== run A ==
## alu_top
module alu_top (
    input             clk,
    input      [15:0] a,
    input      [15:0] b,
    input      [2:0]  opcode,
    input      [1:0]  mode,
    output reg [31:0] result,
    output reg        eq
);
    reg [15:0] a_q;
    reg [15:0] b_q;
    reg [2:0]  opcode_q;
    reg [1:0]  mode_q;
    wire [31:0] alu_out;
    wire        alu_eq;
    ALU u_alu (.a(a_q), .b(b_q), .opcode(opcode_q), .mode(mode_q),
               .outALU(alu_out), .eq(alu_eq));
    always @(posedge clk) begin
        a_q      <= a;
        b_q      <= b;
        opcode_q <= opcode;
        mode_q   <= mode;
        result   <= alu_out;
        eq       <= alu_eq;
    end
endmodule
For scale: about 70 flip-flops.
Settings: LEC_CHECK=0, ABC_AREA=1, CAP_MARGIN=0, CORE_MARGIN=4, CORE_UTILIZATION=72, CTS_CLUSTER_DIAMETER=362, SETUP_SLACK_MARGIN=1.22, SLEW_MARGIN=40, TNS_END_PERCENT=85; clock period 15.7 ns.
run.sh (not shown) runs the stock make flow with config.mk's settings and CLKGATE_MAP_FILE=.
No final results exist for run A, since it was stopped by error DPL-0033 during detailed placement (3_5_place_dp).
What run B does differently from run A at the input level:
--- a/flow/config.mk
+++ b/flow/config.mk
@@ -8,8 +8,8 @@
 export ABC_AREA = 1
-export CAP_MARGIN = 0
+export CAP_MARGIN = 15
 export CORE_MARGIN = 4
-export CORE_UTILIZATION = 72
-export CTS_CLUSTER_DIAMETER = 362
-export SETUP_SLACK_MARGIN = 1.22
-export SLEW_MARGIN = 40
+export CORE_UTILIZATION = 50
+export CTS_CLUSTER_DIAMETER = 44
+export SETUP_SLACK_MARGIN = 0.66
+export SLEW_MARGIN = 20
 export TNS_END_PERCENT = 85
==> flow/constraint.sdc <==
create_clock -name core_clock -period 50.3 [get_ports {clk}]
set_input_delay 10.0600 -clock core_clock [delete_from_list [all_inputs] [get_ports {clk}]]
set_output_delay 10.0600 -clock core_clock [all_outputs]
set_load 0.01 [all_outputs]
==> results <==
The flow for run B finished, though final verification flagged setup timing. Re netlist area before placement: no difference whatsoever between run B and run A. Compared with run A, in run B die width climbed 19%; synthesized-area fraction occupied by adder cells now sits at about the same level; core area has increased; die outline height now larger. Initial standard-cell utilization of the core, run B and run A, higher one = run A. Summed standard-cell area reported by yosys: run A vs run B, no meaningful difference. Diff run A -> run B: share of async-settable or async-resettable flops after synthesis stayed essentially flat, die size climbed 24,000 um2.
--- input diff run B..run C ---
--- a/flow/config.mk
+++ b/flow/config.mk
@@ -9,7 +9,8 @@
 export CAP_MARGIN = 15
-export CORE_MARGIN = 4
-export CORE_UTILIZATION = 50
-export CTS_CLUSTER_DIAMETER = 44
+export CORE_MARGIN = 2
+export CORE_UTILIZATION = 69
+export CTS_CLUSTER_DIAMETER = 339
+export MAX_ROUTING_LAYER = met4
 export SETUP_SLACK_MARGIN = 0.66
 export SLEW_MARGIN = 20
-export TNS_END_PERCENT = 85
+export TNS_END_PERCENT = 5
==> flow/constraint.sdc <==
create_clock -name core_clock -period 73.8 [get_ports {clk}]
set_input_delay 14.7600 -clock core_clock [delete_from_list [all_inputs] [get_ports {clk}]]
set_output_delay 14.7600 -clock core_clock [all_outputs]
set_load 0.01 [all_outputs]
Results
- The routed length on met2 in run C is 0.74 times that in run B.
- The layout from run C, despite a flow that completed every stage, fails the layout checks, with the failing checks listed as setup timing.
- Run B has higher clock buffer count in the final layout than run C.
- Of the two values seen for start point of the critical path, a_q[14]$_DFF_P_ was produced by run B and a_q[2]$_DFF_P_ by run C.
- Top achievable clock speed: lower on run B
> inputs changed (run C -> run D)
==> flow/config.mk <==
export PLATFORM = sky130hd
export DESIGN_NAME = alu_top
export DESIGN_NICKNAME = alu_top
export VERILOG_FILES = /design/flow/design.v
export SDC_FILE = /design/flow/constraint.sdc
export NUM_CORES = 4
export LEC_CHECK = 0
export CAP_MARGIN = 20
export CORE_MARGIN = 2
export CORE_UTILIZATION = 40
export SLEW_MARGIN = 20
==> flow/constraint.sdc <==
create_clock -name core_clock -period 87.1 [get_ports {clk}]
set_input_delay 17.4200 -clock core_clock [delete_from_list [all_inputs] [get_ports {clk}]]
set_output_delay 17.4200 -clock core_clock [all_outputs]
set_load 0.01 [all_outputs]
==> comparison <==
[run C] flow finished | final checks: failed | reasons: setup timing. In summary, run D completed successfully, with a layout that passed the timing, DRC and antenna checks. [run D] layout buffer count excluding clock buffers fell 210 relative to run C. Min worst slack on hold paths across run D and run C: run C. Cmp run D vs run C: worst setup slack higher in run D. Compared with run C, total cell area reported by yosys after synthesis in run D decreased by a few percent. Aoi/oai-family share of the synthesized area: lower on run C. [compare] base=run C new=run D: fmax now smaller, global-route met1 utilization went down 13 points, number of inserted filler cells in the final layout grew by about 140%. Summary — final setup skew, run D relative to run C: higher, by 0.0064 ns.

* * *

## nickel
alu_top again, from the RTL that the note above started with.
clock: 73.8 ns
lec_check: 0
abc_area: 0
cap_margin: 15
core_margin: 2
core_utilization: 72
cts_cluster_diameter: 339
cts_cluster_size: 33
max_routing_layer: met4
setup_slack_margin: 0.66
slew_margin: 20
tns_end_percent: 5
What ended nickel was a tool error in clock tree synthesis (4_1_cts); the run never finished.
> inputs changed (nickel -> raven)
Settings: CTS_CLUSTER_DIAMETER now 351, was 339; ABC_AREA now 1, was 0; CTS_CLUSTER_SIZE no longer set, was 33; CORE_UTILIZATION now 68, was 72; the clock period (ns, I/O delays scaled along) now 72.0, was 73.8.
Results
- Changes observed in raven relative to nickel: floorplan die width moved up, adder and majority gate portion of the synthesized area moved down, area after synthesis moved up.
- Between raven and nickel, synthesized cell count is higher for raven, nickel comes in under that.
- Chip area came out higher on raven than on nickel.
- Post-synthesis share of cell area spent on xor and xnor gates came out higher on raven than on nickel.
- Synthesized-area fraction occupied by ao, oa, aoi and oai cells ends up lower on raven.
- STATUS run=raven STAGES=ALL_DONE FINAL_CHECKS=FAILED CAUSE=setup timing
- The yosys synthesis chip area of raven exceeds that of nickel by 2100 µm².
- Between raven and nickel, it is raven whose standard-cell row count is higher, by about 6%.
Inputs modified between raven and indigo:
Settings: swapping 68 for 72 in CORE_UTILIZATION; swapping 351 for 339 in CTS_CLUSTER_DIAMETER; swapping 1 for 0 in ABC_AREA; putting CTS_CLUSTER_SIZE at 31 where nothing was set; swapping 72.0 for 73.8 in the clock period (ns, I/O delays scaled along).
Results
Compared with raven, indigo shows a number of standard cells after synthesis that is about 16% lower.
The synthesized-area fraction occupied by and/or/nand/nor cells in indigo sits 8.7 points below the value recorded for raven.
What ended indigo was a tool error in clock tree synthesis (4_1_cts); the run never finished.
indigo vs raven on chip height: indigo is the lower one.
Area of the placeable core: indigo better than raven
Relative to indigo, the following input files were edited for sierra:
Settings: an added PLACE_DENSITY_LB_ADDON of 0.2; a change of CAP_MARGIN from 15 to 20; a deleted SETUP_SLACK_MARGIN that had been 0.66; a change of ABC_AREA from 0 to 1; a change of CTS_CLUSTER_DIAMETER from 339 to 364; a deleted CTS_CLUSTER_SIZE that had been 31; a change of the clock period (ns, I/O delays scaled along) from 73.8 to 83.8.
### Flow results
sierra | stages: all done | timing, DRC, antenna: all pass
indigo: DPL-0038 in clock tree synthesis (4_1_cts) -> run aborted
Summary of sierra over indigo: worst setup timing slack at the placement stage shows an increase of 11.01 ns; post-synth area from yosys stat grew by 5.7%; simple-gate share of the synthesized area has increased.
Summary: with indigo as the reference, synthesized cell count in sierra moved up by more than 10%.
On count of unique library cells instantiated by Yosys, the lower figure sits with sierra, not indigo.
Against indigo, sierra reports a fraction of the core area occupied by cells at floorplan that is higher.
sierra vs indigo, largest non-sequential cell family by area: simple AND/OR/NAND/NOR gates vs adder cells
